Setup of the baseline:
==> flow/design.v (excerpt) <==
module sram_logger(
    input         CLK_48MHZ,
    input         RESET,           
    input         READ_CMD,
    input  [79:0] GEIG_DATA,
    input  [79:0] MAG_DATA,
    input  [31:0] SRAM_D_IN,
    output [17:0] SRAM_A,
    output [3:0]  SRAM_SRBS,
    output        SRAM_CE,
    output        SRAM_WE,
    output        SRAM_OE,
    output [15:0] SRAM_D_OUT,
    output        SRAM_D_OE,
    output [15:0] DATA_READ,
    output [17:0] W_ADDRESS,
    output        W_CHIP_SELECT,
    output [17:0] R_ADDRESS,
    output        R_CHIP_SELECT
);
Size in the first run: about 3200 cells after synthesis, ~560 flip-flops, about 27000 um2 of cells after synthesis.
Settings: LEC_CHECK=0, ABC_AREA=1, CAP_MARGIN=0, CELL_PAD_IN_SITES_GLOBAL_PLACEMENT=2, CORE_ASPECT_RATIO=1.4, CORE_MARGIN=3, CORE_UTILIZATION=54, CTS_CLUSTER_SIZE=54, GPL_TIMING_DRIVEN=1, HOLD_SLACK_MARGIN=0.1, MAX_ROUTING_LAYER=met4, PLACE_DENSITY=0.52, SETUP_SLACK_MARGIN=2.24, SLEW_MARGIN=10, TNS_END_PERCENT=90; clock period 7.65 ns.
run.sh (not shown) runs the stock make flow with config.mk's settings and CLKGATE_MAP_FILE=.
The baseline: it failed with a tool error in global placement without I/O, so there are no final results.
> inputs changed (the baseline -> the candidate)
Settings: TNS_END_PERCENT removed (was 90); CORE_UTILIZATION changed from 54 to 40; GPL_TIMING_DRIVEN removed (was 1); CTS_CLUSTER_SIZE removed (was 54); HOLD_SLACK_MARGIN removed (was 0.1); CORE_MARGIN changed from 3 to 2; CORE_ASPECT_RATIO removed (was 1.4); CAP_MARGIN changed from 0 to 20; MAX_ROUTING_LAYER removed (was met4); SETUP_SLACK_MARGIN removed (was 2.24); PLACE_DENSITY removed (was 0.52); CELL_PAD_IN_SITES_GLOBAL_PLACEMENT removed (was 2); SLEW_MARGIN changed from 10 to 20; ABC_AREA removed (was 1); the clock period (ns, I/O delays scaled along) changed from 7.65 to 8.69.
[summary]
Going from the baseline to the candidate, area of the die higher; simple-gate portion of the synthesized area lower; area after synthesis lower.
Delta (the candidate minus the baseline): count of different cell masters after synthesis saw an increase; standard cell core area saw an increase; synthesized cell count saw a decrease.
The sole clean run among the candidate and the baseline is the candidate.
The baseline: GPL-0301 in global placement without I/O -> run aborted

---

Setup of v14:
sram_logger again, from the RTL that the note above started with.
make LEC_CHECK=0 ABC_AREA=0 CAP_MARGIN=25 CORE_ASPECT_RATIO=0.72 CORE_MARGIN=3 CORE_UTILIZATION=72 CTS_CLUSTER_DIAMETER=39 CTS_CLUSTER_SIZE=72 GPL_TIMING_DRIVEN=1 MAX_ROUTING_LAYER=met4 PLACE_DENSITY=0.52 SETUP_SLACK_MARGIN=0.75 SLEW_MARGIN=20 TNS_END_PERCENT=15 finish   # period 4.9 ns
What ended v14 was a tool error in 4_1_cts; the run never finished.
Input changes introduced in v57 (baseline for comparison: v14):
- clearing CORE_ASPECT_RATIO, which used to be 0.72
- swapping 15 for 45 in TNS_END_PERCENT
- swapping 0.75 for 1.14 in SETUP_SLACK_MARGIN
- swapping 3 for 2 in CORE_MARGIN
- swapping 39 for 256 in CTS_CLUSTER_DIAMETER
- swapping 72 for 34 in CTS_CLUSTER_SIZE
- swapping 72 for 66 in CORE_UTILIZATION
- clearing PLACE_DENSITY, which used to be 0.52
- swapping 4.9 for 4.83 in the clock period (ns, I/O delays scaled along)
Findings:
v57 failed in 5_1_grt with GRT-0232. The multiplexer fraction of the synthesized cell area was comparable across v57 and v14. On floorplan net count, v57 and v14 are basically level. Summary — die size, v57 relative to v14: higher, by 6.6%. Between v57 and v14, the post-place instance area does not differ in any meaningful way.
[inputs] v35 vs v57
- a deleted SETUP_SLACK_MARGIN that had been 1.14
- a deleted CTS_CLUSTER_SIZE that had been 34
- a deleted GPL_TIMING_DRIVEN that had been 1
- a change of CAP_MARGIN from 25 to 20
- a deleted CTS_CLUSTER_DIAMETER that had been 256
- a deleted MAX_ROUTING_LAYER that had been met4
- a change of CORE_UTILIZATION from 66 to 10
- a deleted TNS_END_PERCENT that had been 45
- a deleted ABC_AREA that had been 0
- a change of the clock period (ns, I/O delays scaled along) from 4.83 to 12.5
v35 finished end to end and its layout was clean on timing, DRC and antenna. In v35 relative to v57, placed wire-length estimate after detailed placement had gone up by more than a quarter. Standard cell core area on v35 is up relative to v57. Comparing v35 against v57, there is no change at all in post-synthesis cell type count. v35 has effective utilization at floorplan below what v57 had. Cell area after placement of v35 exceeds that of v57 slightly. The area fraction in and, or, nand and nor cells of v35 and that of v57 are within noise of each other. Looking at post-cts sizing count across v57 and v35, the one that comes out higher is v57. Between v57 and v35, the flow reports number of buffers inserted during clock tree synthesis increasing by more than 100%.
Relative to v35, the following input files were edited for v48:
- CORE_UTILIZATION now 68, was 10
- CTS_CLUSTER_SIZE now 36, previously not set
- CAP_MARGIN now 0, was 20
- the clock period (ns, I/O delays scaled along) now 4.83, was 12.5
Findings:
Completing all stages was not enough for v48: its layout failed the final checks because of negative setup slack. v35: flow completed, timing, DRC and antenna clean. v48: proportion of cell area spent on the clock network 0.43 points below v35. Die size: v48 lower than v35. Comparing v35 and v48, number of fill cells in the layout is higher on v35. [compare] base=v35 new=v48: power went up 6600 uW, area of the multi-input gates saw an increase. Comparing v35 and v48, signed area change from the synthesized netlist to the final layout is lower on v35. The run showing the smaller non-clock buffer count is v35. Core util | v48 vs v35 | v48 higher. The peak supply drop in v48 was higher than what v35 gave. Diff v35 and v48: via count higher in v48.
The inputs of v36 differ from those of v48 as listed below.
- swapping 68 for 40 in CORE_UTILIZATION
- swapping 0 for 20 in CAP_MARGIN
- clearing CTS_CLUSTER_SIZE, which used to be 36
- swapping 4.83 for 10.0 in the clock period (ns, I/O delays scaled along)
- In summary, v36 completed successfully, with a layout that passed the timing, DRC and antenna checks.
- Compared to v48, the routing of v36 uses less wire.
- Looking at v36 and v48, the post-route clock skew is a wash.
- From v48 to v36 the numbers moved as follows: total stage count of the critical path moved down, layout overhead on the synthesized area down 17 points, number of placed cells counting well taps now smaller, setup slack of the critical path after layout increased 1950 ps.
Power and IR drop assume default switching activity.
